==> inputs of 11-02 <==
==> flow/design.v <==
`default_nettype none
module organ_tone (
    input  logic        clk,
    input  logic        rst,
    input  logic [3:0]  SW,
    output logic        tone,
    output logic [15:0] lcd_freq
);
logic newclock;  
logic reset;  
logic [31:0]d;  
logic [31:0]desiredfreq;  
logic [23:0] LcdDisplay;  
logic [31:0] ScopeInfoB;  
getdesiredfreq getfreq (.clk(clk), .SW(SW[3:1]),.desiredfreq(desiredfreq),
.LcdDisplay(LcdDisplay),.LcdinfoDisplay(lcd_freq),.ScopeInfoB(ScopeInfoB));
counter counter1(.clk(clk), .reset(reset | rst), .Q(d));
clockdiv clockdiv1(.d(d),.desiredfreq(desiredfreq),.clk(clk),.rst(rst),.reset(reset),.newclock(newclock));
mux2 mux (.a(newclock), .b(1'b0),.sel(SW[0]),.out(tone));
endmodule
module counter(input logic clk, input logic reset, output logic [31:0] Q);
always_ff @ (posedge (clk))
begin 
	if (reset)
		begin
		Q<=32'b1;
		end
	else
		Q<=Q+32'b1;
end
endmodule
module clockdiv (input logic [31:0] d,input logic [31:0] desiredfreq,input logic clk, input logic rst, output logic reset, output logic newclock);
always_ff @ (posedge (clk))
begin
	if (rst)
		begin
		newclock<=1'b0;
		reset<=1'b0;
		end
	else if (d==((32'd25000000/(desiredfreq))-32'd1))
		begin
		newclock<=1'b1;
		end
	else if (d>=((32'd50000000/(desiredfreq))-32'b1))
		begin
		newclock<=1'b0;
		reset<=1'b1;
		end
	else
		begin
		newclock<= newclock;
		reset<=1'b0;
		end
end
endmodule
module getdesiredfreq (
input logic clk, 
input logic [2:0] SW,
output logic [31:0] desiredfreq, 
output logic [23:0] LcdDisplay,
output logic [15:0] LcdinfoDisplay,
output logic [31:0] ScopeInfoB);
parameter character_0 =8'h30;
parameter character_1 =8'h31;
parameter character_2 =8'h32;
parameter character_3 =8'h33;
parameter character_4 =8'h34;
parameter character_5 =8'h35;
parameter character_6 =8'h36;
parameter character_7 =8'h37;
parameter character_8 =8'h38;
parameter character_9 =8'h39;
parameter character_A =8'h41;
parameter character_B =8'h42;
parameter character_C =8'h43;
parameter character_D =8'h44;
parameter character_E =8'h45;
parameter character_F =8'h46;
parameter character_G =8'h47;
parameter character_H =8'h48;
parameter character_I =8'h49;
parameter character_J =8'h4A;
parameter character_K =8'h4B;
parameter character_L =8'h4C;
parameter character_M =8'h4D;
parameter character_N =8'h4E;
parameter character_O =8'h4F;
parameter character_P =8'h50;
parameter character_Q =8'h51;
parameter character_R =8'h52;
parameter character_S =8'h53;
parameter character_T =8'h54;
parameter character_U =8'h55;
parameter character_V =8'h56;
parameter character_W =8'h57;
parameter character_X =8'h58;
parameter character_Y =8'h59;
parameter character_Z =8'h5A;
parameter character_lowercase_a= 8'h61;
parameter character_lowercase_b= 8'h62;
parameter character_lowercase_c= 8'h63;
parameter character_lowercase_d= 8'h64;
parameter character_lowercase_e= 8'h65;
parameter character_lowercase_f= 8'h66;
parameter character_lowercase_g= 8'h67;
parameter character_lowercase_h= 8'h68;
parameter character_lowercase_i= 8'h69;
parameter character_lowercase_j= 8'h6A;
parameter character_lowercase_k= 8'h6B;
parameter character_lowercase_l= 8'h6C;
parameter character_lowercase_m= 8'h6D;
parameter character_lowercase_n= 8'h6E;
parameter character_lowercase_o= 8'h6F;
parameter character_lowercase_p= 8'h70;
parameter character_lowercase_q= 8'h71;
parameter character_lowercase_r= 8'h72;
parameter character_lowercase_s= 8'h73;
parameter character_lowercase_t= 8'h74;
parameter character_lowercase_u= 8'h75;
parameter character_lowercase_v= 8'h76;
parameter character_lowercase_w= 8'h77;
parameter character_lowercase_x= 8'h78;
parameter character_lowercase_y= 8'h79;
parameter character_lowercase_z= 8'h7A;
parameter character_colon = 8'h3A;           
parameter character_stop = 8'h2E;            
parameter character_semi_colon = 8'h3B;    
parameter character_minus = 8'h2D;          
parameter character_divide = 8'h2F;          
parameter character_plus = 8'h2B;           
parameter character_comma = 8'h2C;           
parameter character_less_than = 8'h3C;     
parameter character_greater_than = 8'h3E;  
parameter character_equals = 8'h3D;          
parameter character_question = 8'h3F;       
parameter character_dollar = 8'h24;          
parameter character_space=8'h20;            
parameter character_exclaim=8'h21;           
always_comb
	case(SW[2:0])
	3'b000: 
		begin
		desiredfreq=32'd523; 
		LcdDisplay={character_D,character_O,character_space}; 
		LcdinfoDisplay=16'h0523;
		ScopeInfoB={character_S,character_0,character_0,character_0};
		end
	3'b001: 
		begin 
		desiredfreq=32'd587; 
		LcdDisplay={character_R,character_E,character_space}; 
		LcdinfoDisplay=16'h0587;
		ScopeInfoB={character_S,character_0,character_0,character_1};
		end
	3'b010: 
		begin 
		desiredfreq=32'd659; 
		LcdDisplay={character_M, character_E,character_space}; 
		LcdinfoDisplay=16'h0659;
		ScopeInfoB={character_S,character_0,character_1,character_0};
		end
	3'b011: 
		begin 
		desiredfreq=32'd698; 
		LcdDisplay={character_F, character_A,character_space}; 
		LcdinfoDisplay=16'h0698;
		ScopeInfoB={character_S,character_0,character_1,character_1};
		end
	3'b100: 
		begin 
		desiredfreq=32'd783; 
		LcdDisplay={character_S, character_O,character_space}; 
		LcdinfoDisplay=16'h0783;
		ScopeInfoB={character_S,character_1,character_0,character_0};
		end
	3'b101: 
		begin 
		desiredfreq=32'd880; 
		LcdDisplay={character_L, character_A,character_space}; 
		LcdinfoDisplay=16'h0880;
		ScopeInfoB={character_S,character_1,character_0,character_1};
		end
	3'b110: 
		begin 
		desiredfreq=32'd987; 
		LcdDisplay={character_T, character_I,character_space};
		LcdinfoDisplay=16'h0987;
		ScopeInfoB={character_S,character_1,character_1,character_0};
		end
	3'b111: 
		begin 
		desiredfreq=32'd1046; 
		LcdDisplay={character_D, character_O, character_2};
		LcdinfoDisplay=16'h1046;
		ScopeInfoB={character_S,character_1,character_1,character_1};
		end
	default:
		begin 
		desiredfreq=32'd1000; 
		LcdDisplay={character_N, character_O,character_space};		
		LcdinfoDisplay=16'h1000;
		ScopeInfoB={character_S,character_lowercase_z,character_lowercase_z,character_lowercase_z};
		end 
	endcase
endmodule
module mux2 (input logic a, input logic b, input logic sel, output logic out);
assign out=sel?a:b;
endmodule
==> flow/run.sh <==
#!/bin/bash
# the make line also repeats each setting of config.mk as NAME=value (left out here)
make -C /OpenROAD-flow-scripts/flow DESIGN_CONFIG=/design/flow/config.mk WORK_HOME=/design/flow/orfs CLKGATE_MAP_FILE= finish
==> flow/config.mk <==
export PLATFORM = sky130hd
export DESIGN_NAME = organ_tone
export DESIGN_NICKNAME = organ_tone
export VERILOG_FILES = /design/flow/design.v
export SDC_FILE = /design/flow/constraint.sdc
export NUM_CORES = 4
export LEC_CHECK = 0
export CAP_MARGIN = 20
export CORE_ASPECT_RATIO = 0.5
export CORE_MARGIN = 2
export CORE_UTILIZATION = 46
export GPL_ROUTABILITY_DRIVEN = 0
export MAX_ROUTING_LAYER = met5
export SLEW_MARGIN = 20
export TNS_END_PERCENT = 15
==> flow/constraint.sdc <==
create_clock -name core_clock -period 88.2 [get_ports {clk}]
set_input_delay 17.6400 -clock core_clock [delete_from_list [all_inputs] [get_ports {clk}]]
set_output_delay 17.6400 -clock core_clock [all_outputs]
set_load 0.01 [all_outputs]
==> inputs of 11-22, as changes to 11-02 <==
Settings changed: ABC_AREA set to 1, CORE_ASPECT_RATIO 0.5 to not set, CORE_UTILIZATION 46 to 72, GPL_ROUTABILITY_DRIVEN 0 to not set, MAX_ROUTING_LAYER met5 to not set, PLACE_DENSITY set to 0.38, TNS_END_PERCENT 15 to not set.
==> flow/constraint.sdc (replaced) <==
create_clock -name core_clock -period 139.0 [get_ports {clk}]
set_input_delay 27.8000 -clock core_clock [delete_from_list [all_inputs] [get_ports {clk}]]
set_output_delay 27.8000 -clock core_clock [all_outputs]
set_load 0.01 [all_outputs]
==> inputs of 11-04, as changes to 11-02 <==
Settings changed: CORE_ASPECT_RATIO 0.5 to 1.93, CORE_UTILIZATION 46 to 59, CTS_CLUSTER_DIAMETER set to 381, CTS_CLUSTER_SIZE set to 98, GPL_ROUTABILITY_DRIVEN 0 to not set, GPL_TIMING_DRIVEN set to 0, MAX_ROUTING_LAYER met5 to not set, PLACE_DENSITY set to 0.42, TNS_END_PERCENT 15 to not set.
==> flow/constraint.sdc (replaced) <==
create_clock -name core_clock -period 100.0 [get_ports {clk}]
set_input_delay 20.0000 -clock core_clock [delete_from_list [all_inputs] [get_ports {clk}]]
set_output_delay 20.0000 -clock core_clock [all_outputs]
set_load 0.01 [all_outputs]
==> flow_metrics.tcl <==
# place-and-route summary
set metrics [dict create \
    status "finished clean" \
    core_area_um2 110000 \
    grt_max_degree 65 \
    regArea_um2 681 \
    yosysTopAreaCell "ha_1" \
    reg2regPathDepth 16 \
    final_area_um2 54400 \
    worstMarginPinSlew_ns 1.11 \
    cp_max_fo 20 \
]
(the above is from 11-02)
==> flow_metrics.tcl <==
# collected from the flow reports
set metrics [dict create \
    status "stopped before the end" \
    haltStage "global routing (5_1_grt)" \
    tool.error "[ERROR GRT-0116] Global routing finished with congestion. Check the congestion regions in the DRC Viewer." \
    die_y_um 414 \
    fp_util 0.594 \
    top_logic_kind "AND-OR/OR-AND gates" \
    grt_util_met1 0.499 \
    yosysTopAreaCell "ha_1" \
    cts.sinks 34 \
]
(the above is from 11-04)
==> flow_metrics.tcl <==
# place-and-route summary
set metrics [dict create \
    reg2regPathDepth 28 \
    status "finished clean" \
    logic_gates 7982 \
    crit_type "in -> reg" \
    final_area_um2 54400 \
    ys_sh_adder 0.108 \
    core_area_um2 74400 \
    grt_max_degree 55 \
    yosysTopAreaCell "nand2_1" \
    drtIter0Drc 8740 \
]
(the above is from 11-22)
